==> inputs of job 4202 <==
==> flow/design.v <==
module cpu(input clk, reset, input [15:0] i_mem_rddata, output logic o_mem_rd, o_mem_wr, output logic [15:0] o_mem_addr, o_mem_wrdata);
	logic ld_pc, pc_inc, ldpc7, Ain, Gin, AddSub, ldnz, ld_ir, ld_addr, ld_data, done;
	logic Gout, pcout, out8, s8out, s11out, wr, n, z;
	logic [15:0] buswire, wA, wG, wPC, wr0, wr1, wr2, wr3, wr4, wr5, wr6, wr7, sext_imm8, sext_imm11, IR, addr, data, sum;
	logic [7:0] Xreg, Yreg, Rin, Rout;
	logic [12:0] Sel;
	logic [7:0] imm8;
	logic [10:0] imm11;
	logic [4:0] inst;
	enum int unsigned
	{
		INIT,
		T0,
		T1,
		T2,
		T3,
		T4,
		T5,
		T6
	} state, nextstate;
	always @(posedge clk)
		if (reset)
			state <= INIT;
		else
			state <= nextstate;	
	always @(state, done)
	begin
		case (state)
			INIT:
				nextstate = T0;
			T0:  
				nextstate = T1;
			T1: begin
 				if (done) nextstate = T0;
 				else nextstate = T2;
 			end
			T2: 
 			begin
 				if (done) nextstate = T0;
				else nextstate = T3;
			end
	 		T3:  
	 		begin
				if (done) nextstate = T0;
 				else nextstate = T4;
 			end
			T4:  
			begin
 				if (done) nextstate = T0;
 				else nextstate = T5;
 			end
			T5:  
			begin
 				if (done) nextstate = T0;
 				else nextstate = T6;
 			end
 			T6: nextstate = T0;
			default: nextstate = INIT;
		endcase
	end
	always @(*)
	begin
		parameter 
		mv = 5'b0, add = 5'b1, sub = 5'b10, cmp = 5'b11, ld = 5'b100, st = 5'b101, 
		mvi = 5'b10000, addi = 5'b10001, subi = 5'b10010, cmpi = 5'b10011, mvhi = 5'b10110,
		jr = 5'b1000, jzr = 5'b1001, jnr = 5'b1010, callr = 5'b1100, 
		j = 5'b11000, jz = 5'b11001, jn = 5'b11010, call = 5'b11100;
		ld_pc = 0; pc_inc = 0; ldpc7 = 0; out8 = 0; Ain = 0; Gin = 0; AddSub = 0; ldnz = 0; 
		ld_ir = 0; ld_addr = 0; ld_data = 0; done = 0;
		Gout = 0; pcout = 0; s8out = 0; s11out = 0;
		o_mem_rd = 0; o_mem_wr = 0; wr = 0;
		Rin = 0;
		Rout = 0;
		case (state)
			INIT: begin
				ld_addr = 1;
				o_mem_rd = 1;
			end
			T0:  
				begin
					ld_ir = 1;
					pc_inc = 1;  
				end
			T1:
				case (inst)
					mv:
					begin
						Rout = Yreg;
						Rin = Xreg;
						ld_addr = 1;
					end
					add, sub, cmp: begin
						Rout = Xreg;
						Ain = 1;
					end
					ld, st: begin
						Rout = Yreg;
						wr = 1;
						ld_addr = 1;
					end
					mvi: begin
						s8out = 1;
						Rin = Xreg;
						ld_addr = 1;
					end
					addi, subi, cmpi: begin
						Rout = Xreg;
						Ain = 1;
					end
					mvhi: begin
						out8 = 1;
						Rin = Xreg;
						ld_addr = 1;
					end
					jr: begin
						Rout = Xreg;
						ld_pc = 1;
					end
					jzr: begin
						if (z) begin
							Rout = Xreg;
							ld_pc = 1;
						end
						else begin
							ld_addr = 1;
						end
					end
					jnr: begin
						if (n) begin
							Rout = Xreg;
							ld_pc = 1;
						end
						else begin
							ld_addr = 1;
						end					
					end
					callr: begin
						pcout = 1;
						Rin = 8'b10000000;
						ldpc7 = 1;
					end
					j: begin
						s11out = 1;
						Ain = 1;
					end
					jz: begin
						if (z) begin
							s11out = 1;
							Ain = 1;
						end
						else begin
							ld_addr = 1;
						end
					end
					jn: begin
						if (n) begin
							s11out = 1;
							Ain = 1;
						end
						else begin
							ld_addr = 1;
						end					
					end
					call: begin
						pcout = 1;
						Rin = 8'b10000000;
						ldpc7 = 1;
					end
					default: ;
			   endcase
			T2:
				case (inst)
					mv, mvi, mvhi:
					begin
						done = 1;
						o_mem_rd = 1;
					end
					add: begin
						Rout = Yreg;
						Gin = 1;
					end
					sub, cmp: begin
						Rout = Yreg;
						Gin = 1;
						AddSub = 1;
					end
					ld: begin
						o_mem_rd = 1;
					end
					st: begin
						Rout = Xreg;
						wr = 1;
						ld_data = 1;
					end
					addi: begin
						s8out = 1;
						Gin = 1;
					end
					subi, cmpi: begin
						s8out = 1;
						Gin = 1;
						AddSub = 1;	
					end
					jr: begin
						ld_addr = 1;
					end
					jzr: begin
						if (z) begin
							ld_addr = 1;
						end
						else begin
							done = 1;
							o_mem_rd = 1;
						end
					end
					jnr: begin
						if (n) begin
							ld_addr = 1;
						end
						else begin
							done = 1;
							o_mem_rd = 1;
						end					
					end
					callr: begin
						Rout = Xreg;
						ld_pc = 1;
					end
					j: begin
						pcout = 1;
						Gin = 1;
					end
					jz: begin
						if (z) begin
							pcout = 1;
							Gin = 1;
						end
						else begin
							done = 1;
							o_mem_rd = 1;
						end
					end
					jn: begin
						if (n) begin
							pcout = 1;
							Gin = 1;
						end
						else begin
							done = 1;
							o_mem_rd = 1;
						end					
					end
					call: begin
						s11out = 1;
						Ain = 1;
					end
					default: ;
			   endcase
			T3:
				case (inst)
					add, sub: begin
						Gout = 1;
						Rin = Xreg;
						ldnz = 1;
						ld_addr = 1;
					end
					cmp: begin
						Gout = 1;
						ldnz = 1;
						ld_addr = 1;
					end
					ld: begin
						Rout = 0;
						Rin = Xreg;
						ld_addr = 1;
					end
					st: begin
						o_mem_wr = 1;
					end
					addi, subi: begin
						Gout = 1;
						Rin = Xreg;
						ldnz = 1;
						ld_addr = 1;
					end
					cmpi: begin
						Gout = 1;
						ldnz = 1;
						ld_addr = 1;
					end
					jr, jzr, jnr: begin
						done = 1;
						o_mem_rd = 1;
					end
					callr: begin
						ld_addr = 1;
					end
					j, jz, jn: begin
						Gout = 1;
						ld_pc = 1;
					end
					call: begin
						pcout = 1;
						Gin = 1;
					end
					default: ;
			   endcase
			T4:
				case (inst)
					add, sub, cmp, ld, addi, subi, cmpi, callr: begin
						done = 1;
						o_mem_rd = 1;
					end
					cmp: begin
						Gout = 1;
						ldnz = 1;
						ld_addr = 1;
					end
					st: begin
						ld_addr = 1;
					end
					j, jz, jn: begin
						ld_addr = 1;
					end
					call: begin
						Gout = 1;
						ld_pc = 1;
					end
					default: ;
			   endcase
			T5:
				case (inst)
					st, j, jz, jn: begin
						done = 1;
						o_mem_rd = 1;
					end
					call: begin
						ld_addr = 1;
					end
					default: ;
			   endcase
			T6:
				case (inst)
					call: begin
						done = 1;
						o_mem_rd = 1;
					end
					default: ;
			   endcase
			default: ;
		endcase
	end
	assign inst = IR[4:0];
	assign imm8 = IR[15:8];
	assign imm11 = IR[15:5];
	dec3to8 decX (IR[7:5], 1'b1, Xreg);
	dec3to8 decY (IR[10:8], 1'b1, Yreg);
	regn IRreg (i_mem_rddata, ld_ir, clk, IR);	
	genpurp r0 (buswire, Rin[0], out8, 1'b0, clk, reset, wr0);
	genpurp r1 (buswire, Rin[1], out8, 1'b0, clk, reset, wr1);
	genpurp r2 (buswire, Rin[2], out8, 1'b0, clk, reset, wr2);
	genpurp r3 (buswire, Rin[3], out8, 1'b0, clk, reset, wr3);
	genpurp r4 (buswire, Rin[4], out8, 1'b0, clk, reset, wr4);
	genpurp r5 (buswire, Rin[5], out8, 1'b0, clk, reset, wr5);
	genpurp r6 (buswire, Rin[6], out8, 1'b0, clk, reset, wr6);
	genpurp r7 (buswire, Rin[7], out8, ldpc7, clk, reset, wr7);  
	pc_count pc(buswire, reset, clk, ld_pc, pc_inc, wPC);
	regn rA (buswire, Ain, clk, wA);
	regn rG (sum, Gin, clk, wG);
	regn raddr (addr, ld_addr, clk, o_mem_addr);
	regn rdata (data, ld_data, clk, o_mem_wrdata);
	always @(posedge clk) begin
	 	if (reset) begin
	 		n = 0;
	 		z = 0;
	 	end
	 	if (ldnz) begin
	 		n = buswire[15];
	 		z = (buswire == 16'b0) ? 1 : 0;
	 	end
	end
	always @(AddSub or wA or buswire)
		begin
		if (!AddSub)
			sum = wA + buswire;
	    else
			sum = wA - buswire;
		end
	assign addr = (wr) ? buswire : wPC;
	assign data = (wr) ? buswire : 16'b0;
	assign Sel = {Rout, Gout, pcout, out8, s8out, s11out};
	always @(*)
	begin
		if (Sel == 13'b1000000000000)
			buswire = wr7;
   	else if (Sel == 13'b100000000000)
			buswire = wr6;
		else if (Sel == 13'b10000000000)
			buswire = wr5;
		else if (Sel == 13'b1000000000)
			buswire = wr4;
		else if (Sel == 13'b100000000)
			buswire = wr3;
		else if (Sel == 10'b10000000)
			buswire = wr2;
		else if (Sel == 10'b1000000)
			buswire = wr1;
		else if (Sel == 10'b100000)
			buswire = wr0;
		else if (Sel == 10'b10000)
			buswire = wG;
		else if (Sel == 10'b1000)
			buswire = wPC;
		else if (Sel == 10'b100)
			buswire = {imm8, 8'b0};  
		else if (Sel == 10'b10)
			buswire = {{8{imm8[7]}}, imm8};  
		else if (Sel == 10'b1)
			buswire = 2*{{4{imm11[10]}}, imm11};  
   		else buswire = i_mem_rddata;
	end
endmodule
module dec3to8(input [2:0] in, input enable, output logic [7:0] Y);
	always @(in or enable)
	begin
		if (enable)
			case (in)
				3'b000: Y = 8'b1;
	   	   		3'b001: Y = 8'b10;
				3'b010: Y = 8'b100;
				3'b011: Y = 8'b1000;
				3'b100: Y = 8'b10000;
				3'b101: Y = 8'b100000;
				3'b110: Y = 8'b1000000;
				3'b111: Y = 8'b10000000;
			endcase
		else 
			Y = 8'b0;
	end
endmodule
module genpurp(input [15:0] R, input Rin, out8, ldpc7, clk, reset, output logic [15:0] Q);
	always @(posedge clk)
	 	if (reset)
	 		Q <= 16'b0;
	 	else if (out8 & Rin)
			Q <= Q + R;
		else if (Rin) 
			Q <= R;  
		else if (ldpc7)
			Q <= R;  
endmodule
module pc_count(input [15:0] R, input reset, Clock, ld_pc, pc_inc, output logic [15:0] Q);
	always @(posedge Clock)
	 	if (reset)
			Q <= 16'b0;
		else if (ld_pc)
			Q <= R;
		else if (pc_inc)
			Q <= Q + 2'b10;  
endmodule
module regn(R, Rin, Clock, Q);
	parameter n = 16;
	input [n-1:0] R;
	input Rin, Clock;
	output [n-1:0] Q;
	reg [n-1:0] Q;
	always @(posedge Clock)
	 	if (Rin)
			Q <= R;
endmodule
==> flow/run.sh <==
#!/bin/bash
# the make line also repeats each setting of config.mk as NAME=value (left out here)
make -C /OpenROAD-flow-scripts/flow DESIGN_CONFIG=/design/flow/config.mk WORK_HOME=/design/flow/orfs CLKGATE_MAP_FILE= finish
==> flow/config.mk <==
export PLATFORM = sky130hd
export DESIGN_NAME = cpu
export DESIGN_NICKNAME = cpu
export VERILOG_FILES = /design/flow/design.v
export SDC_FILE = /design/flow/constraint.sdc
export NUM_CORES = 4
export LEC_CHECK = 0
export ABC_AREA = 1
export CAP_MARGIN = 20
export CELL_PAD_IN_SITES_DETAIL_PLACEMENT = 0
export CORE_MARGIN = 2
export CORE_UTILIZATION = 71
export CTS_CLUSTER_DIAMETER = 236
export CTS_CLUSTER_SIZE = 19
export HOLD_SLACK_MARGIN = -0.08
export PLACE_DENSITY_LB_ADDON = 0.3
export SETUP_SLACK_MARGIN = 0.8
export SLEW_MARGIN = 20
export TNS_END_PERCENT = 90
==> flow/constraint.sdc <==
create_clock -name core_clock -period 7.54 [get_ports {clk}]
set_input_delay 1.5080 -clock core_clock [delete_from_list [all_inputs] [get_ports {clk}]]
set_output_delay 1.5080 -clock core_clock [all_outputs]
set_load 0.01 [all_outputs]
==> job 9694 (differences from job 4202) <==
==> flow/config.mk (replaced) <==
export PLATFORM = sky130hd
export DESIGN_NAME = cpu
export DESIGN_NICKNAME = cpu
export VERILOG_FILES = /design/flow/design.v
export SDC_FILE = /design/flow/constraint.sdc
export NUM_CORES = 4
export LEC_CHECK = 0
export ABC_AREA = 1
export CAP_MARGIN = 20
export CORE_MARGIN = 2
export CORE_UTILIZATION = 72
export CTS_CLUSTER_DIAMETER = 310
export CTS_CLUSTER_SIZE = 99
export PLACE_DENSITY = 0.42
export SETUP_SLACK_MARGIN = 0.23
export SLEW_MARGIN = 20
export TNS_END_PERCENT = 10
==> flow/constraint.sdc (replaced) <==
create_clock -name core_clock -period 3.13 [get_ports {clk}]
set_input_delay 0.6260 -clock core_clock [delete_from_list [all_inputs] [get_ports {clk}]]
set_output_delay 0.6260 -clock core_clock [all_outputs]
set_load 0.01 [all_outputs]
==> job 6009 (differences from job 4202) <==
==> flow/config.mk (replaced) <==
export PLATFORM = sky130hd
export DESIGN_NAME = cpu
export DESIGN_NICKNAME = cpu
export VERILOG_FILES = /design/flow/design.v
export SDC_FILE = /design/flow/constraint.sdc
export NUM_CORES = 4
export LEC_CHECK = 0
export ABC_AREA = 1
export CAP_MARGIN = 20
export CELL_PAD_IN_SITES_GLOBAL_PLACEMENT = 3
export CORE_ASPECT_RATIO = 0.67
export CORE_MARGIN = 7
export CORE_UTILIZATION = 25
export CTS_CLUSTER_SIZE = 66
export HOLD_SLACK_MARGIN = 0.12
export PLACE_DENSITY_LB_ADDON = 0.09
export SLEW_MARGIN = 40
export TNS_END_PERCENT = 75
==> flow/constraint.sdc (replaced) <==
create_clock -name core_clock -period 11.0 [get_ports {clk}]
set_input_delay 2.2000 -clock core_clock [delete_from_list [all_inputs] [get_ports {clk}]]
set_output_delay 2.2000 -clock core_clock [all_outputs]
set_load 0.01 [all_outputs]
==> results <==
Count of placed standard cells including taps: job 9694 3485; job 6009 3613; job 4202 2931
Effective utilization at floorplan: job 9694 72.7%; job 6009 25.2%; job 4202 72.3%
Metal-1 WL: job 9694 -; job 6009 49700 µm; job 4202 22700 µm
Routed vias: job 9694 -; job 6009 18300; job 4202 19900
End point of the critical path: job 9694 -; job 6009 rG.Q[15]; job 4202 rG.Q[15]
Highest fanout seen on the critical path: job 9694 -; job 6009 20; job 4202 10
Number of buffers and inverters on the critical path: job 9694 -; job 6009 3; job 4202 6
HPWL after detailed placement: job 9694 59800 µm; job 6009 66500 µm; job 4202 44600 µm
Sequential portion of the cell area: job 9694 -; job 6009 27.3%; job 4202 28.5%
RSZ-0062 raised after global routing: job 9694 -; job 6009 false; job 4202 true
Critical Path Start Type: job 9694 -; job 6009 flip-flop; job 4202 flip-flop
Die Area: job 9694 27400 µm²; job 6009 83200 µm²; job 4202 27800 µm²
Hold buffers post-CTS: job 9694 -; job 6009 0; job 4202 0
Flop Count: job 9694 -; job 6009 253; job 4202 253
Min-Delay Startpoint: job 9694 -; job 6009 r1.Q[8]; job 4202 r2.Q[10]
Result of the run: job 9694 stopped before the end; job 6009 timing/DRC/antenna clean; job 4202 timing/DRC/antenna clean
Last stage reached: job 9694 clock tree synthesis; job 6009 -; job 4202 -
